==> tundra <==
==> flow/design.v <==
module sensor_if(input sens_active,reset,clk,output passed);
reg [255-1:0] shift_reg;
reg compleated,uninterupted;
  always @(posedge clk) begin
  if(~reset && sens_active && ~uninterupted)begin
      shift_reg <= {shift_reg[255-2:0], sens_active};
      if(shift_reg[255-1])begin
        uninterupted = 1;
        shift_reg <= 0;
      end
    end  
    if(~reset && uninterupted && ~sens_active)begin
      shift_reg <= {shift_reg[255-2:0], ~sens_active};
    end if(uninterupted && shift_reg[255-1] && ~sens_active) begin
      compleated = 1;
    end
    if(reset) begin
      shift_reg <= 0;
      compleated = 0;
      uninterupted = 0;
    end
  end
  assign passed = compleated;
endmodule
==> flow/run.sh <==
#!/bin/bash
# the make line also repeats each setting of config.mk as NAME=value (left out here)
make -C /OpenROAD-flow-scripts/flow DESIGN_CONFIG=/design/flow/config.mk WORK_HOME=/design/flow/orfs CLKGATE_MAP_FILE= finish
==> flow/config.mk <==
export PLATFORM = sky130hd
export DESIGN_NAME = sensor_if
export DESIGN_NICKNAME = sensor_if
export VERILOG_FILES = /design/flow/design.v
export SDC_FILE = /design/flow/constraint.sdc
export NUM_CORES = 4
export LEC_CHECK = 0
export CAP_MARGIN = 20
export CELL_PAD_IN_SITES_DETAIL_PLACEMENT = 1
export CORE_ASPECT_RATIO = 1.55
export CORE_MARGIN = 2
export CORE_UTILIZATION = 25
export CTS_CLUSTER_SIZE = 93
export MIN_ROUTING_LAYER = met2
export PLACE_DENSITY_LB_ADDON = 0.13
export SETUP_SLACK_MARGIN = 0.39
export SLEW_MARGIN = 20
==> flow/constraint.sdc <==
create_clock -name core_clock -period 2.65 [get_ports {clk}]
set_input_delay 0.5300 -clock core_clock [delete_from_list [all_inputs] [get_ports {clk}]]
set_output_delay 0.5300 -clock core_clock [all_outputs]
set_load 0.01 [all_outputs]
==> xenon: changes against tundra <==
==> flow/config.mk (replaced) <==
export PLATFORM = sky130hd
export DESIGN_NAME = sensor_if
export DESIGN_NICKNAME = sensor_if
export VERILOG_FILES = /design/flow/design.v
export SDC_FILE = /design/flow/constraint.sdc
export NUM_CORES = 4
export LEC_CHECK = 0
export ABC_AREA = 1
export CAP_MARGIN = 20
export CORE_MARGIN = 2
export CORE_UTILIZATION = 70
export SLEW_MARGIN = 20
==> flow/constraint.sdc (replaced) <==
create_clock -name core_clock -period 1.43 [get_ports {clk}]
set_input_delay 0.2860 -clock core_clock [delete_from_list [all_inputs] [get_ports {clk}]]
set_output_delay 0.2860 -clock core_clock [all_outputs]
set_load 0.01 [all_outputs]
==> willow: changes against tundra <==
==> flow/config.mk (replaced) <==
export PLATFORM = sky130hd
export DESIGN_NAME = sensor_if
export DESIGN_NICKNAME = sensor_if
export VERILOG_FILES = /design/flow/design.v
export SDC_FILE = /design/flow/constraint.sdc
export NUM_CORES = 4
export LEC_CHECK = 0
export ABC_AREA = 0
export CAP_MARGIN = 0
export CELL_PAD_IN_SITES_DETAIL_PLACEMENT = 1
export CORE_ASPECT_RATIO = 1.41
export CORE_MARGIN = 3
export CORE_UTILIZATION = 17
export CTS_CLUSTER_DIAMETER = 23
export CTS_CLUSTER_SIZE = 26
export GPL_ROUTABILITY_DRIVEN = 1
export GPL_TIMING_DRIVEN = 0
export MAX_ROUTING_LAYER = met5
export PLACE_DENSITY = 0.67
export SLEW_MARGIN = 0
export TNS_END_PERCENT = 80
==> flow/constraint.sdc (replaced) <==
create_clock -name core_clock -period 1.48 [get_ports {clk}]
set_input_delay 0.2960 -clock core_clock [delete_from_list [all_inputs] [get_ports {clk}]]
set_output_delay 0.2960 -clock core_clock [all_outputs]
set_load 0.01 [all_outputs]
==> notes <==
willow ran to the end with violations: negative setup slack. xenon ran to the end with no violations. tundra passed the timing, design-rule and antenna checks. In xenon the synthesized cell count is larger than in tundra, by 150%. Of xenon and tundra, xenon has the higher via count (gap 69%, measured against tundra). Cell count: tundra < willow < xenon. Routed wire length: tundra < willow < xenon. Clock skew, lowest first: tundra, xenon, willow.

==> v19: inputs <==
// sensor_if: RTL as listed in full above, without the edits since
make LEC_CHECK=0 CAP_MARGIN=20 CORE_MARGIN=2 CORE_UTILIZATION=72 PLACE_DENSITY=0.4 SETUP_SLACK_MARGIN=0.19 SLEW_MARGIN=20 finish   # period 1.43 ns
run.sh (not shown) runs the stock make flow with config.mk's settings and CLKGATE_MAP_FILE=.
==> v14: changes against v19 <==
Settings changed: ABC_AREA set to 1, PLACE_DENSITY 0.4 to unset, SETUP_SLACK_MARGIN 0.19 to unset.
==> flow/constraint.sdc (replaced) <==
create_clock -name core_clock -period 1.48 [get_ports {clk}]
set_input_delay 0.2960 -clock core_clock [delete_from_list [all_inputs] [get_ports {clk}]]
set_output_delay 0.2960 -clock core_clock [all_outputs]
set_load 0.01 [all_outputs]
==> comparison <==
In sequential cell count, v19 and v14 do not differ. In v14 the sequential power is larger than in v19, by 8.7%. Between v19 and v14, the lower clock power is in v19 (gap about 7%, measured against v14). v14 produced a clean layout. v19 produced a layout that fails on negative setup slack. Against v14, the critical path depth of v19 is higher by 6.
==> figures <==
item	v14	v19
Setup_tns	0 ns	-0.530 ns
IR drop worst, VDD	0.898 mV	1.44 mV
Result of the run	timing/DRC/antenna clean	finished with violations
Reasons for failing layout checks	-	negative setup slack
Power density over cell area	1070 mW/mm^2	1290 mW/mm^2
Clock buffers created by TritonCTS	29	25
Yosys top cell area share	0.325	0.554
Share of the yosys chip area belonging to registers	0.325	0.554
Total of cells resized after clock tree synthesis	4	36
Number of logic stages on the critical path including buffering	1	7
Number of cells traversed by the worst hold path	4	2

==> run a <==
// sensor_if: RTL as listed in full above, without the edits since
make LEC_CHECK=0 ABC_AREA=1 CAP_MARGIN=20 CELL_PAD_IN_SITES_GLOBAL_PLACEMENT=3 CORE_MARGIN=2 CORE_UTILIZATION=40 CTS_CLUSTER_DIAMETER=89 SLEW_MARGIN=20 finish   # period 1.91 ns
==> run b (differences from run a) <==
ABC_AREA = 0   (was 1)
CAP_MARGIN = 0   (was 20)
CELL_PAD_IN_SITES_GLOBAL_PLACEMENT = default   (was 3)
CORE_ASPECT_RATIO = 1.41   (was default)
CORE_UTILIZATION = 72   (was 40)
CTS_CLUSTER_DIAMETER = 316   (was 89)
CTS_CLUSTER_SIZE = 26   (was default)
GPL_TIMING_DRIVEN = 1   (was default)
HOLD_SLACK_MARGIN = 0.07   (was default)
MAX_ROUTING_LAYER = met4   (was default)
PLACE_DENSITY = 0.37   (was default)
SLEW_MARGIN = 40   (was 20)
==> flow/constraint.sdc (replaced) <==
create_clock -name core_clock -period 1.43 [get_ports {clk}]
set_input_delay 0.2860 -clock core_clock [delete_from_list [all_inputs] [get_ports {clk}]]
set_output_delay 0.2860 -clock core_clock [all_outputs]
set_load 0.01 [all_outputs]
==> run c (differences from run a) <==
ABC_AREA = default   (was 1)
CELL_PAD_IN_SITES_GLOBAL_PLACEMENT = default   (was 3)
CTS_CLUSTER_DIAMETER = default   (was 89)
CTS_CLUSTER_SIZE = 78   (was default)
HOLD_SLACK_MARGIN = -0.07   (was default)
==> flow/constraint.sdc (replaced) <==
create_clock -name core_clock -period 5.0 [get_ports {clk}]
set_input_delay 1.0000 -clock core_clock [delete_from_list [all_inputs] [get_ports {clk}]]
set_output_delay 1.0000 -clock core_clock [all_outputs]
set_load 0.01 [all_outputs]
==> run d (differences from run a) <==
CAP_MARGIN = 0   (was 20)
CELL_PAD_IN_SITES_GLOBAL_PLACEMENT = default   (was 3)
CORE_ASPECT_RATIO = 0.94   (was default)
CORE_UTILIZATION = 71   (was 40)
CTS_CLUSTER_DIAMETER = 23   (was 89)
CTS_CLUSTER_SIZE = 26   (was default)
GPL_TIMING_DRIVEN = 1   (was default)
HOLD_SLACK_MARGIN = 0.07   (was default)
MAX_ROUTING_LAYER = met4   (was default)
PLACE_DENSITY = 0.65   (was default)
SETUP_SLACK_MARGIN = -0.32   (was default)
SLEW_MARGIN = 0   (was 20)
==> flow/constraint.sdc (replaced) <==
create_clock -name core_clock -period 4.18 [get_ports {clk}]
set_input_delay 0.8360 -clock core_clock [delete_from_list [all_inputs] [get_ports {clk}]]
set_output_delay 0.8360 -clock core_clock [all_outputs]
set_load 0.01 [all_outputs]
==> comparison table <==
metric                                                                  run d                        run c                 run a                       run b
Combinational share of cell area                                        48.1%                        35.1%                     -                       35.7%
Register cell area after layout                                  0.00515 mm^2                 0.00514 mm^2                     -                0.00515 mm^2
Final non-clock buffer share                                            1.45%                        2.29%                     -                       7.74%
Clock group share of total power                                        58.7%                        47.3%                     -                       32.5%
Crit-path max FO                                                          144                           62                     -                          36
Category of the worst setup path capture point                      flip-flop                    flip-flop                     -                   flip-flop
Outcome                                               complete, no violations      complete, no violations        did not finish     complete, no violations
Failing step                                                                -                            -  3_1_place_gp_skip_io                           -
Largest net degree at the start of global routing                         274                          158                     -                          66
Root Buffer Master                                                  clkbuf_16                    clkbuf_16                     -                   clkbuf_16
Overall track demand over capacity in global routing                    32.7%                        13.6%                     -                       24.4%
Power density cells                                               530 mW/mm^2                  403 mW/mm^2                     -                1130 mW/mm^2
Vertical die size                                                      149 um                       156 um                203 um                      139 um
Worst r2r src                                         uninterupted$_SDFF_PP0_      uninterupted$_SDFF_PP0_                     -     uninterupted$_SDFF_PP0_
DP HPWL                                                               16.0 mm                      7.86 mm                     -                     9.42 mm
Setup repair after global routing missed its margin                     false                        false                     -                        true
Count of inserted tapcells                                                297                          285                     -                         153
Min-Delay Endpoint                                    compleated$_SDFFE_PP0P_  shift_reg[187]$_SDFFE_PP0P_                     -  shift_reg[30]$_SDFFE_PP0P_
Leakage power figure                                               0.00957 uW                   0.00314 uW                     -                  0.00313 uW
Logic area                                                       0.00865 mm^2                 0.00357 mm^2                     -                0.00357 mm^2
Final design utilization                                                82.8%                        44.8%                     -                       79.0%
Max-cap check violation count                                               0                            0                     -                           0

==> fjord: inputs <==
RTL: the design.v shown in full above, as it stands there.
clock: 1.45 ns
lec_check: 0
cap_margin: 20
core_margin: 2
core_utilization: 72
cts_cluster_diameter: 292
cts_cluster_size: 10
hold_slack_margin: 0.29
place_density_lb_addon: 0.01
setup_slack_margin: 0.08
slew_margin: 20
==> harbor: changes against fjord <==
--- a/flow/config.mk
+++ b/flow/config.mk
@@ -7,2 +7,3 @@
 export LEC_CHECK = 0
+export ABC_AREA = 1
 export CAP_MARGIN = 20
@@ -12,3 +13,2 @@
 export CTS_CLUSTER_SIZE = 10
-export HOLD_SLACK_MARGIN = 0.29
 export PLACE_DENSITY_LB_ADDON = 0.01
==> maple: changes against fjord <==
--- a/flow/config.mk
+++ b/flow/config.mk
@@ -10,7 +10,6 @@
 export CORE_UTILIZATION = 72
-export CTS_CLUSTER_DIAMETER = 292
-export CTS_CLUSTER_SIZE = 10
-export HOLD_SLACK_MARGIN = 0.29
-export PLACE_DENSITY_LB_ADDON = 0.01
-export SETUP_SLACK_MARGIN = 0.08
+export CTS_CLUSTER_DIAMETER = 44
+export CTS_CLUSTER_SIZE = 40
+export HOLD_SLACK_MARGIN = -0.1
+export SETUP_SLACK_MARGIN = 1.09
 export SLEW_MARGIN = 20
==> flow/constraint.sdc (replaced) <==
create_clock -name core_clock -period 4.48 [get_ports {clk}]
set_input_delay 0.8960 -clock core_clock [delete_from_list [all_inputs] [get_ports {clk}]]
set_output_delay 0.8960 -clock core_clock [all_outputs]
set_load 0.01 [all_outputs]
==> cedar: changes against fjord <==
==> flow/config.mk (replaced) <==
export PLATFORM = sky130hd
export DESIGN_NAME = sensor_if
export DESIGN_NICKNAME = sensor_if
export VERILOG_FILES = /design/flow/design.v
export SDC_FILE = /design/flow/constraint.sdc
export NUM_CORES = 4
export LEC_CHECK = 0
export ABC_AREA = 0
export CAP_MARGIN = 0
export CORE_ASPECT_RATIO = 1.41
export CORE_MARGIN = 2
export CORE_UTILIZATION = 72
export CTS_CLUSTER_DIAMETER = 316
export CTS_CLUSTER_SIZE = 26
export GPL_TIMING_DRIVEN = 1
export HOLD_SLACK_MARGIN = 0.07
export MAX_ROUTING_LAYER = met4
export PLACE_DENSITY = 0.67
export SLEW_MARGIN = 0
==> flow/constraint.sdc (replaced) <==
create_clock -name core_clock -period 1.52 [get_ports {clk}]
set_input_delay 0.3040 -clock core_clock [delete_from_list [all_inputs] [get_ports {clk}]]
set_output_delay 0.3040 -clock core_clock [all_outputs]
set_load 0.01 [all_outputs]
==> qor summary <==
metric                                                                             maple                 fjord                    cedar                   harbor
Outcome                                                          complete, no violations       failed layout checks  complete, no violations  complete, no violations
Layout check failures                                                                  -  negative setup slack                        -                        -
Mapped cell area                                                              9300 sq um            9300 sq um               9300 sq um              15800 sq um
DIE HEIGHT                                                                        118 um                118 um                   139 um                   152 um
Post-route cell area                                                         10000 sq um           11600 sq um              10000 sq um              18000 sq um
Number of global-route vias before repair                                           6575                  7093                     6839                    15500
Std-Cell Core Area                                                           12600 sq um           12600 sq um              12700 sq um              21700 sq um
Seq. pwr                                                                         2.29 mW               7.07 mW                  6.73 mW                  7.94 mW
Met3 Track Usage GR                                                                3.54%                 3.78%                    2.42%                    3.04%
Largest fanout on the critical path                                                  101                    12                       58                       24
Top-area cell type share of the netlist area                                       55.4%                 55.4%                    55.4%                    32.5%
Min-Delay Endpoint                                                        shift_reg[247]          uninterupted            shift_reg[27]             uninterupted
Non-clock buffers                                                                     11                    90                       52                      125
Number of detailed-routing iterations run before antenna repair                        6                     7                        5                        6
Die area                                                                     13800 sq um           13800 sq um              13800 sq um              23200 sq um
Comb. pwr                                                                         110 uW                     -                   489 uW                        -
Worst setup path category                                                      in -> reg            reg -> reg               reg -> reg               reg -> reg
Post-Synth AOI/OAI Area                                                            27.5%                 27.5%                    27.5%                   0.142%

==> delta: inputs <==
Starts from the design.v that is shown in full above.
Settings: LEC_CHECK=0, CAP_MARGIN=20, CORE_MARGIN=2, CORE_UTILIZATION=18, SLEW_MARGIN=20; clock period 6.12 ns.
==> ember (differences from delta) <==
ABC_AREA = 1   (was not set)
CORE_UTILIZATION = 70   (was 18)
==> flow/constraint.sdc (replaced) <==
create_clock -name core_clock -period 1.46 [get_ports {clk}]
set_input_delay 0.2920 -clock core_clock [delete_from_list [all_inputs] [get_ports {clk}]]
set_output_delay 0.2920 -clock core_clock [all_outputs]
set_load 0.01 [all_outputs]
==> results <==
Routed wire length: delta is lower than ember (about 60%). ember ran to the end with no violations. delta went through all stages and came out clean. Between delta and ember, the lower global-route usage is in delta (gap 25 points). Against delta, the register-to-register slack of ember is lower by 3.8 ns. Between delta and ember, the lower via count is in delta (gap 57%, measured against ember). Against ember, the area after synthesis of delta is smaller by about 40%. Between ember and delta, the lower clock skew is in ember (gap 0.0026 ns). Between delta and ember, the lower final cell count is in delta (gap 41%, measured against ember).
==> figures <==
Status: delta timing/DRC/antenna clean; ember timing/DRC/antenna clean
Logic gate fraction of the total cell area: delta 34.00%; ember 48.85%
Power of the sequential group: delta 1.67 mW; ember 7.88 mW
Placed insts: delta 1719; ember 2942
Final-layout fill cell count: delta 5607; ember 1681
Cell with the largest stage delay on the worst path: delta and2b_4; ember clkdlybuf4s50_1
Switching pwr: delta 0.7039 mW; ember 5.684 mW
Post-placement worst setup slack: delta 2.578 ns; ember -0.4434 ns
Effective utilization at floorplan: delta 18.16%; ember 70.55%
Slew at the pin with the worst max-slew slack: delta 1.119 ns; ember 0.4647 ns
Worst Path Required: delta 6.57 ns; ember 1.95 ns
Headroom to the max-slew limit: delta 25.37%; ember 69.02%
Clock group power: delta 1.50 mW; ember 8.02 mW
Synth Area per Inst: delta 8.132 um^2; ember 5.630 um^2
Largest voltage drop on the vdd net: delta 0.0001721 V; ember 0.0009662 V
Power and IR drop assume default switching activity.
